==> flow/design.v (excerpt) <==
module mult16_top (
  input         clk,
  input  [15:0] a,
  input  [15:0] b,
  output [31:0] p
);
export LEC_CHECK = 0
export ABC_AREA = 1
export CAP_MARGIN = 40
export CELL_PAD_IN_SITES_DETAIL_PLACEMENT = 2
export CELL_PAD_IN_SITES_GLOBAL_PLACEMENT = 2
export CORE_ASPECT_RATIO = 1.72
export CORE_MARGIN = 3
export CORE_UTILIZATION = 38
export CTS_CLUSTER_SIZE = 17
export GPL_ROUTABILITY_DRIVEN = 0
export GPL_TIMING_DRIVEN = 1
export HOLD_SLACK_MARGIN = 0.13
export MAX_ROUTING_LAYER = met5
export MIN_ROUTING_LAYER = met2
export PLACE_DENSITY = 0.8
export SLEW_MARGIN = 20
create_clock -name core_clock -period 19.3 [get_ports {clk}]
run.sh (not shown) runs the stock make flow with config.mk's settings and CLKGATE_MAP_FILE=.
The first run finished clean.
Edit:
Settings changed: ABC_AREA 1 to unset, CAP_MARGIN 40 to 20, CELL_PAD_IN_SITES_DETAIL_PLACEMENT 2 to unset, CELL_PAD_IN_SITES_GLOBAL_PLACEMENT 2 to unset, CORE_ASPECT_RATIO 1.72 to unset, CORE_MARGIN 3 to 2, CORE_UTILIZATION 38 to 70, CTS_CLUSTER_SIZE 17 to unset, GPL_ROUTABILITY_DRIVEN 0 to unset, GPL_TIMING_DRIVEN 1 to unset, HOLD_SLACK_MARGIN 0.13 to unset, MAX_ROUTING_LAYER met5 to unset, MIN_ROUTING_LAYER met2 to unset, PLACE_DENSITY 0.8 to unset.
Clock period 19.3 ns to 3.75 ns, I/O delays scaled along.
What happened: Now the flow finished but fails on negative setup slack; non-clock buffer count grows by 54; wire length shrinks by about a fifth; via count shrinks by about a fifth; critical path depth shrinks by 1.

========
run F:
mult16_top again, from the RTL that the note above started with.
==> flow/config.mk <==
export PLATFORM = sky130hd
export DESIGN_NAME = mult16_top
export DESIGN_NICKNAME = mult16_top
export VERILOG_FILES = /design/flow/design.v
export SDC_FILE = /design/flow/constraint.sdc
export NUM_CORES = 4
export LEC_CHECK = 0
export ABC_AREA = 1
export CAP_MARGIN = 15
export CORE_MARGIN = 2
export CORE_UTILIZATION = 72
export CTS_CLUSTER_DIAMETER = 275
export CTS_CLUSTER_SIZE = 39
export SETUP_SLACK_MARGIN = 1.3
export SLEW_MARGIN = 20
==> flow/constraint.sdc <==
create_clock -name core_clock -period 7.17 [get_ports {clk}]
set_input_delay 1.4340 -clock core_clock [delete_from_list [all_inputs] [get_ports {clk}]]
set_output_delay 1.4340 -clock core_clock [all_outputs]
set_load 0.01 [all_outputs]
The final report for run F shows a completed flow and a layout that fails verification, specifically setup timing.
The following lists how run D was set up differently from run F:
# run F
export LEC_CHECK = 0
export ABC_AREA = 1
export CAP_MARGIN = 15
export CORE_MARGIN = 2
export CORE_UTILIZATION = 72
export CTS_CLUSTER_DIAMETER = 275
export CTS_CLUSTER_SIZE = 39
export SETUP_SLACK_MARGIN = 1.3
export SLEW_MARGIN = 20
create_clock -name core_clock -period 7.17 [get_ports {clk}]
# run D
export LEC_CHECK = 0
export CAP_MARGIN = 40
export CORE_ASPECT_RATIO = 0.72
export CORE_MARGIN = 2
export CORE_UTILIZATION = 72
export SLEW_MARGIN = 20
create_clock -name core_clock -period 12.0 [get_ports {clk}]
==> comparison <==
The runs compared here, run D and run F, all ended either early or with open violations.
The layout from run D, despite a flow that completed every stage, fails the layout checks, with the failing checks listed as setup timing.
The layout from run F, despite a flow that completed every stage, fails the layout checks, with the failing checks listed as setup timing.
Measured against each other, run D and run F differ in fraction of met3 tracks used by global routing, the higher figure coming from run D.
Run D ends up with a area figure in the yosys stat output that is about 4% lower than in run F.
Run F → run D: layout-stage area growth over the synthesis result went up, design area went down 3.2%, die size fell by 3.7%, utilization lower.
Of run D and run F, the higher worst hold slack belongs to run D.
In the flow results for run D and run F, the clock buffer instance count of the final layout is smaller on run D.
Data required time of the worst path delta for run D relative to run F: 4.80 ns higher

========
job 101:
mult16_top again, from the RTL that the note above started with.
make LEC_CHECK=0 ABC_AREA=1 CAP_MARGIN=20 CORE_MARGIN=2 CORE_UTILIZATION=70 CTS_CLUSTER_DIAMETER=275 CTS_CLUSTER_SIZE=39 SLEW_MARGIN=20 finish   # period 7.17 ns
Job 101 ran in full, but the layout does not pass; the checks complain about negative setup slack.
Input-level comparison between job 102 and job 101:
--- a/flow/config.mk
+++ b/flow/config.mk
@@ -8 +7,0 @@
-export ABC_AREA = 1
@@ -11,3 +10 @@
-export CORE_UTILIZATION = 70
-export CTS_CLUSTER_DIAMETER = 275
-export CTS_CLUSTER_SIZE = 39
+export CORE_UTILIZATION = 40
==> flow/constraint.sdc <==
create_clock -name core_clock -period 14.2 [get_ports {clk}]
set_input_delay 2.8400 -clock core_clock [delete_from_list [all_inputs] [get_ports {clk}]]
set_output_delay 2.8400 -clock core_clock [all_outputs]
set_load 0.01 [all_outputs]
==> results <==
Job 102 went all the way through the flow, and no timing, DRC or antenna check failed.
From job 101 to job 102 the numbers moved as follows: number of instances on the worst hold path moved down, synthesis-to-finish area growth moved down, violation count after the first detailed-routing iteration moved down, final clock period utilization by the worst path moved down, cell count moved up.
Job 102 vs job 101 — routed wire length dropped by a little under 10%
Sequential element share of the synthesized area (lower): job 101
Summary of job 102 over job 101: setup slack of the critical path after layout picked up an extra 5810 ps.
Modified inputs, job 103 compared to job 102
==> flow/constraint.sdc <==
create_clock -name core_clock -period 15.0 [get_ports {clk}]
set_input_delay 3.0000 -clock core_clock [delete_from_list [all_inputs] [get_ports {clk}]]
set_output_delay 3.0000 -clock core_clock [all_outputs]
set_load 0.01 [all_outputs]
Findings:
Job 103 against job 102: part of the cycle the worst path needs went down 2.6 points; register area has decreased.
Run comparison: job 102 cell with the biggest individual delay on the critical path sky130_fd_sc_hd__fa_1; job 103 cell with the biggest individual delay on the critical path sky130_fd_sc_hd__dfxtp_1
In the tables for job 103 and job 102, number of fill cells reads lower with job 102.
Delta (job 103 minus job 102): post-layout net count -13, area growth from synthesis to final layout lost 1.4 points.
Job 103 reached the end of the flow, and the finished layout is clean on the timing, DRC and antenna checks.
For job 104, these inputs were changed with respect to job 103:
--- a/flow/config.mk
+++ b/flow/config.mk
@@ -7,0 +8 @@
+export ABC_AREA = 1
@@ -8,0 +10,2 @@
+export CELL_PAD_IN_SITES_GLOBAL_PLACEMENT = 3
+export CORE_ASPECT_RATIO = 0.85
@@ -10,0 +14,2 @@
+export CTS_CLUSTER_DIAMETER = 54
+export GPL_TIMING_DRIVEN = 0
Results
Each of the runs, namely job 103 and job 104, reached the end of the flow and came out clean.
Job 104 vs. job 103: number of cells produced by synthesis grew by 8.8%, global-route wire length before repair grew by about 14%.
Post-synthesis to final-layout area growth: lower on job 103
The run showing the greater routed metal-1 wirelength is job 104.
Compared with job 103, in job 104 arithmetic-cell share of the synthesized area counting full adders, half adders and majority gates has decreased, sequential share of layout area now smaller.
| clock period minus worst slack | job 104 vs job 103 | better |
For job 105, these inputs were changed with respect to job 104:
--- a/flow/config.mk
+++ b/flow/config.mk
@@ -8 +7,0 @@
-export ABC_AREA = 1
@@ -10,2 +9 @@
-export CELL_PAD_IN_SITES_GLOBAL_PLACEMENT = 3
-export CORE_ASPECT_RATIO = 0.85
+export CORE_ASPECT_RATIO = 0.5
@@ -13,3 +11,2 @@
-export CORE_UTILIZATION = 40
-export CTS_CLUSTER_DIAMETER = 54
-export GPL_TIMING_DRIVEN = 0
+export CORE_UTILIZATION = 63
+export SETUP_SLACK_MARGIN = -1.43
@@ -16,0 +14 @@
+export TNS_END_PERCENT = 10
Notes after the runs:
Job 105 ended with every stage complete and zero timing, DRC or antenna violations. Job 105 ended up with a lower number of standard cells reported by yosys than job 104 did. Higher final core area utilization among job 104 and job 105: job 105. Summary of job 105 over job 104: number of clock buffer instances in the layout moved up. Compared with job 104, job 105 ends up with a smaller final cell area. Maximum clock rate: job 105 < job 104. Re combinational share of cell area: job 105 is 7.3 points up on job 104.
